Design median, start of the top module:
module median
#(
    parameter MEM_DATA_WIDTH = 32,
    parameter LUT_ADDR_WIDTH = 10,  
    parameter MEM_ADDR_WIDTH = 10,  
    parameter PIXEL_DATA_WIDTH = 8,
    parameter IMG_WIDTH  = 320,
    parameter IMG_HEIGHT = 320
)(
    input clk,  
    input rst_n,  
    input [31:0] word0,
    input [31:0] word1,
    input [31:0] word2,
    output [PIXEL_DATA_WIDTH-1:0] pixel1,
    output [PIXEL_DATA_WIDTH-1:0] pixel2,
    output [PIXEL_DATA_WIDTH-1:0] pixel3,
    output [PIXEL_DATA_WIDTH-1:0] pixel4,
    output [LUT_ADDR_WIDTH-1:0] raddr_a,
    output [LUT_ADDR_WIDTH-1:0] raddr_b,
    output [LUT_ADDR_WIDTH-1:0] raddr_c,
    output [MEM_ADDR_WIDTH-1:0] waddr
);
Settings: LEC_CHECK=0, ABC_AREA=1, CAP_MARGIN=40, CELL_PAD_IN_SITES_DETAIL_PLACEMENT=1, CELL_PAD_IN_SITES_GLOBAL_PLACEMENT=3, CORE_ASPECT_RATIO=1.07, CORE_MARGIN=2, CORE_UTILIZATION=40, CTS_CLUSTER_DIAMETER=176, GPL_ROUTABILITY_DRIVEN=1, GPL_TIMING_DRIVEN=0, HOLD_SLACK_MARGIN=0.23, SETUP_SLACK_MARGIN=5.0, SLEW_MARGIN=20, TNS_END_PERCENT=80; clock period 30.0 ns.
run.sh (not shown) runs the stock make flow with config.mk's settings and CLKGATE_MAP_FILE=.
The starting point failed in global placement (3_3_place_gp).
Next try:
==> flow/config.mk (replaced) <==
export PLATFORM = sky130hd
export DESIGN_NAME = median
export DESIGN_NICKNAME = median
export VERILOG_FILES = /design/flow/design.v
export SDC_FILE = /design/flow/constraint.sdc
export NUM_CORES = 4
export LEC_CHECK = 0
export ABC_AREA = 1
export CAP_MARGIN = 20
export CORE_ASPECT_RATIO = 1.76
export CORE_MARGIN = 2
export CORE_UTILIZATION = 46
export CTS_CLUSTER_DIAMETER = 184
export CTS_CLUSTER_SIZE = 100
export SLEW_MARGIN = 20
The new run completed without violations.
Synthesized area is unchanged.
Die size goes down by 13%.
Synthesized cell count is unchanged.

run 1:
Starting RTL as in the previous note.
Design median, start of the top module:
module median
#(
    parameter MEM_DATA_WIDTH = 32,
    parameter LUT_ADDR_WIDTH = 10,  
    parameter MEM_ADDR_WIDTH = 10,  
    parameter PIXEL_DATA_WIDTH = 8,
    parameter IMG_WIDTH  = 320,
    parameter IMG_HEIGHT = 320
)(
    input clk,  
    input rst_n,  
    input [31:0] word0,
    input [31:0] word1,
    input [31:0] word2,
    output [PIXEL_DATA_WIDTH-1:0] pixel1,
    output [PIXEL_DATA_WIDTH-1:0] pixel2,
    output [PIXEL_DATA_WIDTH-1:0] pixel3,
    output [PIXEL_DATA_WIDTH-1:0] pixel4,
    output [LUT_ADDR_WIDTH-1:0] raddr_a,
    output [LUT_ADDR_WIDTH-1:0] raddr_b,
    output [LUT_ADDR_WIDTH-1:0] raddr_c,
    output [MEM_ADDR_WIDTH-1:0] waddr
);
make LEC_CHECK=0 ABC_AREA=1 CAP_MARGIN=20 CORE_MARGIN=2 CORE_UTILIZATION=70 CTS_CLUSTER_DIAMETER=209 CTS_CLUSTER_SIZE=36 HOLD_SLACK_MARGIN=0.28 SETUP_SLACK_MARGIN=4.94 SLEW_MARGIN=0 finish   # period 19.3 ns
Run 1 got as far as global routing, where a tool error ended the run.
#### Input delta (run 2 over run 1)
Settings: HOLD_SLACK_MARGIN: 0.28 -> unset; CTS_CLUSTER_SIZE: 36 -> 10; CTS_CLUSTER_DIAMETER: 209 -> 66; SETUP_SLACK_MARGIN: 4.94 -> unset; CORE_UTILIZATION: 70 -> 72; SLEW_MARGIN: 0 -> 20; the clock period (ns, I/O delays scaled along): 19.3 -> 12.4.
Results
- Stage in which a tool error killed run 2: detailed placement.
- Taking run 1 as the reference, in run 2 I/O pin count barely changed; share of synthesized area occupied by flip-flops and latches barely changed; count of different cell masters after synthesis barely changed; combined area of all synthesized cells barely changed.
- Looking at core region area across both flows, run 2 is the stronger of the two, with run 1 trailing.
- Run 2 vs run 1: die extent in y down slightly
- From run 1 to run 2, synthesis area per yosys did not move at all.
- Diff run 1 -> run 2: die boundary width lost 1.4%, effective utilization at floorplan increased 2.2 points.
- In run 2 relative to run 1, die area had gone down by a few percent.
Setup changes, run 2 to run 3
Settings: a change of CORE_UTILIZATION from 72 to 70; a change of CTS_CLUSTER_SIZE from 10 to 36; a deleted ABC_AREA that had been 1; a change of CTS_CLUSTER_DIAMETER from 66 to 209; a change of the clock period (ns, I/O delays scaled along) from 12.4 to 28.1.
--- outcome ---
No crash in run 3: every stage finished, but the layout fails its final checks due to setup timing.
Taking run 2 as the reference point, the count of instantiated cells in the yosys netlist of run 3 falls by 13%.
[run 3] mux share of post-synthesis cell area rose 9.4 points relative to run 2
Of run 3 and run 2, the run reporting the higher synthesized chip area reported by yosys was run 3.
### run 3 -> run 4
Settings: CORE_UTILIZATION now 68, was 70; CTS_CLUSTER_DIAMETER now 47, was 209; CTS_CLUSTER_SIZE now 42, was 36; the clock period (ns, I/O delays scaled along) now 16.2, was 28.1.
==> comparison <==
The flow ended early for run 4: it failed with a tool error in clock tree synthesis.
As far as number of cells produced by synthesis goes, run 4 and run 3 are indistinguishable; the numbers are identical.
Re mean post-synth cell area: no difference whatsoever between run 4 and run 3.
Comparing run 3 against run 4, there is no change at all in number of top-level design ports.
Changes observed in run 4 relative to run 3: number of placement rows moved up, routability congestion estimate from global placement up about 5%.
Yosys synthesis chip area: run 4 vs run 3 identical
Higher initial core utilization was reported by run 3, not run 4.
Total cell area at the placement stage went up by more than a quarter going from run 3 to run 4.
Sort run 3 and run 4 by cell count after placement desc -> top: run 4
Pre-CTS worst setup slack (run 4 over run 3): decrease, 5.79 ns
Die footprint sits higher in run 4 than in run 3.
